== run A ==
// processor_main
module processor_main(
		input  clk, reset_n,                       
		input  [31:0] dmem_datain, 
		input  [31:0] imem_data,                   
		output [31:0] dmem_addr, dmem_dataout, PC,
		output dmem_rw, io_rw
   );
Settings: LEC_CHECK=0, CAP_MARGIN=20, CORE_ASPECT_RATIO=1.16, CORE_MARGIN=2, CORE_UTILIZATION=72, CTS_CLUSTER_DIAMETER=97, CTS_CLUSTER_SIZE=12, MAX_ROUTING_LAYER=met4, PLACE_DENSITY=0.66, SLEW_MARGIN=20, TNS_END_PERCENT=95; clock period 14.4 ns.
run.sh (not shown) runs the stock make flow with config.mk's settings and CLKGATE_MAP_FILE=.
For run A, the flow was terminated by a tool error in global routing and produced no final design.
For run B, these inputs were changed with respect to run A:
Settings: CTS_CLUSTER_DIAMETER removed (was 97); PLACE_DENSITY removed (was 0.66); CORE_UTILIZATION changed from 72 to 65; CORE_ASPECT_RATIO removed (was 1.16); CTS_CLUSTER_SIZE removed (was 12); TNS_END_PERCENT removed (was 95); MAX_ROUTING_LAYER removed (was met4); the clock period (ns, I/O delays scaled along) changed from 14.4 to 7.3.
## What came out
- As the logs show, run B stopped at global routing after a tool error, so it never reached the end of the flow.
- Run A -> run B: simple-gate portion of the synthesized area flat
- CTS H-tree depth of run A is on par with run B.
- Compared with run A, run B shows a placed wire-length estimate after detailed placement that is about 1.7% higher.
- From run B to run A, number of synthesized flops with an enable pin did not move at all.
- Diff run B..run A | yosys-reported design area after synthesis | negligible
- Die boundary height shrinks by a few percent when moving from run A to run B.
- Compared with run A, run B degrades die size.
- Lower cell resize tally after clock tree synthesis goes to run A over run B.
- Netlist area before placement came out exactly the same in run A and run B.
- Across both runs, worst slack after detailed placement was lower for run B than for run A.
- Run B -> run A: cell count after synthesis delta 0, exact match
Inputs modified between run B and run C:
Settings: CORE_UTILIZATION: 65 -> 66; CTS_CLUSTER_SIZE: unset -> 53; SETUP_SLACK_MARGIN: unset -> 1.46; the clock period (ns, I/O delays scaled along): 7.3 -> 5.67.
Notes after the runs:
Run C: aborted in global routing (tool error)
Run C vs run B, starting density of the core went up by 0.96 points.
Width of the die, run C and run B: smaller value in run C
Going from run B to run C, core region area shrank slightly.
Yosys chip area came out exactly the same in run C and run B.
Run C and run B ended up with roughly the same depth of the CTS H-tree.
Against run B, final weighted congestion in routability-driven placement in run C rose by a few percent.
What run D does differently from run C at the input level:
Settings: clearing CTS_CLUSTER_SIZE, which used to be 53; clearing SETUP_SLACK_MARGIN, which used to be 1.46; swapping 66 for 40 in CORE_UTILIZATION; swapping 5.67 for 11.0 in the clock period (ns, I/O delays scaled along).
--- outcome ---
Summary of the comparison: number of buffers inserted to repair setup after CTS is lower in run D, relative to run C.
The placement row count of run D is higher than that of run C.
Die area (run C / run D): 0.61
FAIL run C @ global routing: tool exited with error
Run D completed every stage of the flow, and the final layout passed the timing, DRC and antenna checks.
From run D to run C, fraction of synthesis flops using an asynchronous set or reset pin did not move at all.
Count of placed standard cells including taps: run D vs run C up 4.3%

---

== v17 ==
processor_main again, from the RTL that the note above started with.
Design processor_main, start of the top module:
module processor_main(
		input  clk, reset_n,                       
		input  [31:0] dmem_datain, 
		input  [31:0] imem_data,                   
		output [31:0] dmem_addr, dmem_dataout, PC,
		output dmem_rw, io_rw
   );
	reg [31:0] PFD_PC, PDE_PC, PEM_PC, PMW_PC, PFD_INST, PDE_IMM, PDE_RS1, PDE_RS2, PEM_RS2, PEM_PCADDIMM, PMW_PCADDIMM, PEM_ALUOUT, 
				  PEM_CALOUT, PMW_CALOUT, PMW_DOUT;				  
	reg [2:0] PDE_F3;
	reg PDE_F7, PDE_CTRL_MEMWRITE, PEM_CTRL_MEMWRITE, PDE_CTRL_REGWRITE, PEM_CTRL_REGWRITE, PMW_CTRL_REGWRITE, PDE_CTRL_ALUSRC, 
		 PDE_CRTL_IMMTOREG, PEM_BRANCHFLAG, PFD_TAKENFLAG, PDE_TAKENFLAG, PEM_TAKENFLAG;
	reg [1:0] PDE_CTRL_ALUOP, PDE_CTRL_BRANCH, PDE_CTRL_REGWRITESEL, PEM_CTRL_BRANCH, PEM_CTRL_REGWRITESEL, PMW_CTRL_REGWRITESEL;
	reg [4:0] PDE_RDA, PEM_RDA, PMW_RDA;
	wire STALL, PFD_FLUSH, PDE_FLUSH, TAKENFLAG;
	assign PC = PFD_PC;
	wire ALU_BRANCHFLAG, ALU_BRANCHFLAG_int;	
	assign ALU_BRANCHFLAG = (PEM_PC == 32'b0) ? 1'b0 : ALU_BRANCHFLAG_int;
   wire [31:0] next_instruction, PCADD4;     
   wire [31:0] inst;                 
	wire [31:0] data_rs1;
	wire [31:0] data_rs2, ALU_OUT, PCADDIMM;
	wire [31:0] REALBRANCH;
	assign REALBRANCH = ({(PDE_CTRL_BRANCH[1] & ALU_BRANCHFLAG), PDE_CTRL_BRANCH[0]} == 2'b00) ? PDE_PC :
							  ({(PDE_CTRL_BRANCH[1] & ALU_BRANCHFLAG), PDE_CTRL_BRANCH[0]} == 2'b01) ? PDE_PC :
							  ({(PDE_CTRL_BRANCH[1] & ALU_BRANCHFLAG), PDE_CTRL_BRANCH[0]} == 2'b10) ? ALU_OUT : PCADDIMM;
	add pcadd4(.A(PFD_PC), .B(32'd4), .CIN(1'b0), .OF(), .SUM(PCADD4));
	wire [31:0] NEXTPREDICTED;
	assign NEXTPREDICTED = PCADD4;	 
	assign TAKENFLAG = 1'b0;  
	assign next_instruction = (ALU_BRANCHFLAG ^ PDE_TAKENFLAG) ? REALBRANCH : NEXTPREDICTED;
	assign PFD_FLUSH = ALU_BRANCHFLAG ^ PDE_TAKENFLAG;
	assign PDE_FLUSH = ALU_BRANCHFLAG ^ PDE_TAKENFLAG;
   assign inst = imem_data;
  ...
Settings: LEC_CHECK=0, CAP_MARGIN=0, CORE_MARGIN=2, CORE_UTILIZATION=70, CTS_CLUSTER_DIAMETER=34, CTS_CLUSTER_SIZE=18, SETUP_SLACK_MARGIN=0.99, SLEW_MARGIN=20; clock period 7.11 ns.
What ended v17 was a tool error in global routing (5_1_grt); the run never finished.
Modified inputs, v39 compared to v17
- swapping 70 for 51 in CORE_UTILIZATION
- clearing SETUP_SLACK_MARGIN, which used to be 0.99
- clearing CTS_CLUSTER_DIAMETER, which used to be 34
- clearing CTS_CLUSTER_SIZE, which used to be 18
- swapping 0 for 20 in CAP_MARGIN
- swapping 7.11 for 5.74 in the clock period (ns, I/O delays scaled along)
Results
- v39: all stages done; final checks FAILED (setup timing).
- Complex-gate fraction of the synthesized area came out exactly the same in v17 and v39.
- Going from v17 to v39, area of the die grew by more than a quarter.
- Average cell area after synthesis: v39 vs v17 identical
Here is what was changed in the inputs of v25 compared with v39.
- CORE_UTILIZATION: 51 -> 70
- CTS_CLUSTER_SIZE: unset -> 35
- the clock period (ns, I/O delays scaled along): 5.74 -> 5.7
Results
On number of cells in Yosys stat, v39 and v25 are neck and neck. Final estimated routing congestion in global placement, v39 and v25, higher one = v25. Reported for v39 and v25, count of H-tree levels built during CTS turned out identical to the last digit. Compared with v39, in v25 post-cts gate resize count moved up, worst slack at placement went down by 0.062 ns, total placed cells including tap cells went down about 8%, floorplan die area shows a reduction of 42000 µm², adder-cell share of the synthesized area held steady. | cell area after placement | v25 vs v39 | 1.6% lower |. v39 -> v25: y dimension of the die decreased by more than 10%. global routing (5_1_grt): v25 exited with error.
### v25 -> v37
- CTS_CLUSTER_DIAMETER: unset -> 202
- CTS_CLUSTER_SIZE: 35 -> 36
- the clock period (ns, I/O delays scaled along): 5.7 -> 5.67
### Flow results
- v37 is listed as incomplete: the tool reported an error in global routing (5_1_grt) and the run ended there.
- Diff v25 -> v37: synthesized cell count comparable, clock sink count comparable.
- v37 vs v25 — setup fix buffers added after clock tree synthesis dropped by a few percent
- The run showing the greater routability-driven placement congestion ratio is v25.
- From v25 to v37 the numbers moved as follows: post-placement cell area went up by 270 µm², half-perimeter wire length after placement grew by 6.0%, clock buffer count from CTS went down, count of instances resized after the clock tree is built went up, number of H-tree levels shrank by 2.
- Placed cell count came out higher on v37 than on v25.

---

Setup of JK:
processor_main again, from the RTL that the note above started with.
clock: 14.4 ns
lec_check: 0
cap_margin: 20
core_aspect_ratio: 1.16
core_margin: 2
core_utilization: 72
cts_cluster_diameter: 381
cts_cluster_size: 12
max_routing_layer: met4
place_density: 0.66
setup_slack_margin: 1.88
slew_margin: 20
tns_end_percent: 95
In the summary table, JK is marked failed, with error GRT-0232 raised in global routing.
Input changes introduced in MS (baseline for comparison: JK):
- CORE_ASPECT_RATIO removed (was 1.16)
- CTS_CLUSTER_DIAMETER removed (was 381)
- TNS_END_PERCENT removed (was 95)
- MAX_ROUTING_LAYER removed (was met4)
- CTS_CLUSTER_SIZE removed (was 12)
- CORE_UTILIZATION changed from 72 to 40
- SETUP_SLACK_MARGIN removed (was 1.88)
- PLACE_DENSITY removed (was 0.66)
- the clock period (ns, I/O delays scaled along) changed from 14.4 to 10.7
### Flow results
The flow ended early for JK: it failed with a tool error in global routing. MS: flow completed, timing, DRC and antenna clean. The floorplan row count of MS exceeds that of JK by about 25%. Changes observed in MS relative to JK: final HPWL from detailed placement decreased about 0.5%, placeable core area +about 80%.
Setup changes, MS to AL
- changing CORE_UTILIZATION from 40 to 9
- changing the clock period (ns, I/O delays scaled along) from 10.7 to 17.5
Cmp AL vs MS: total power lower in AL
AL | stages: all done | timing, DRC, antenna: all pass
What MS reported for final cell count has to be multiplied by 2.0 to get the figure for AL.
From MS to AL the numbers moved as follows: core utilization down 36 points; core footprint now sits higher.

---

processor_main again, from the RTL that the note above started with.
export LEC_CHECK = 0
export ABC_AREA = 1
export CAP_MARGIN = 0
export CORE_MARGIN = 2
export CORE_UTILIZATION = 72
export CTS_CLUSTER_DIAMETER = 267
export CTS_CLUSTER_SIZE = 98
export SETUP_SLACK_MARGIN = 1.28
export SLEW_MARGIN = 20
export TNS_END_PERCENT = 40
create_clock -name core_clock -period 4.65 [get_ports {clk}]
The starting point died in 5_1_grt.
==> next run, changes <==
Settings changed: ABC_AREA 1 to not set, CAP_MARGIN 0 to 20, CORE_UTILIZATION 72 to 56, CTS_CLUSTER_DIAMETER 267 to not set, CTS_CLUSTER_SIZE 98 to not set, SETUP_SLACK_MARGIN 1.28 to not set, TNS_END_PERCENT 40 to not set.
Clock period 4.65 ns to 10.2 ns, I/O delays scaled along.
Now the flow went through all stages and came out clean.
Die size rises by 25%.
Area after synthesis falls by 2.1%.
Synthesized cell count falls by 42%.
Power is estimated from default activity; no workload was simulated.
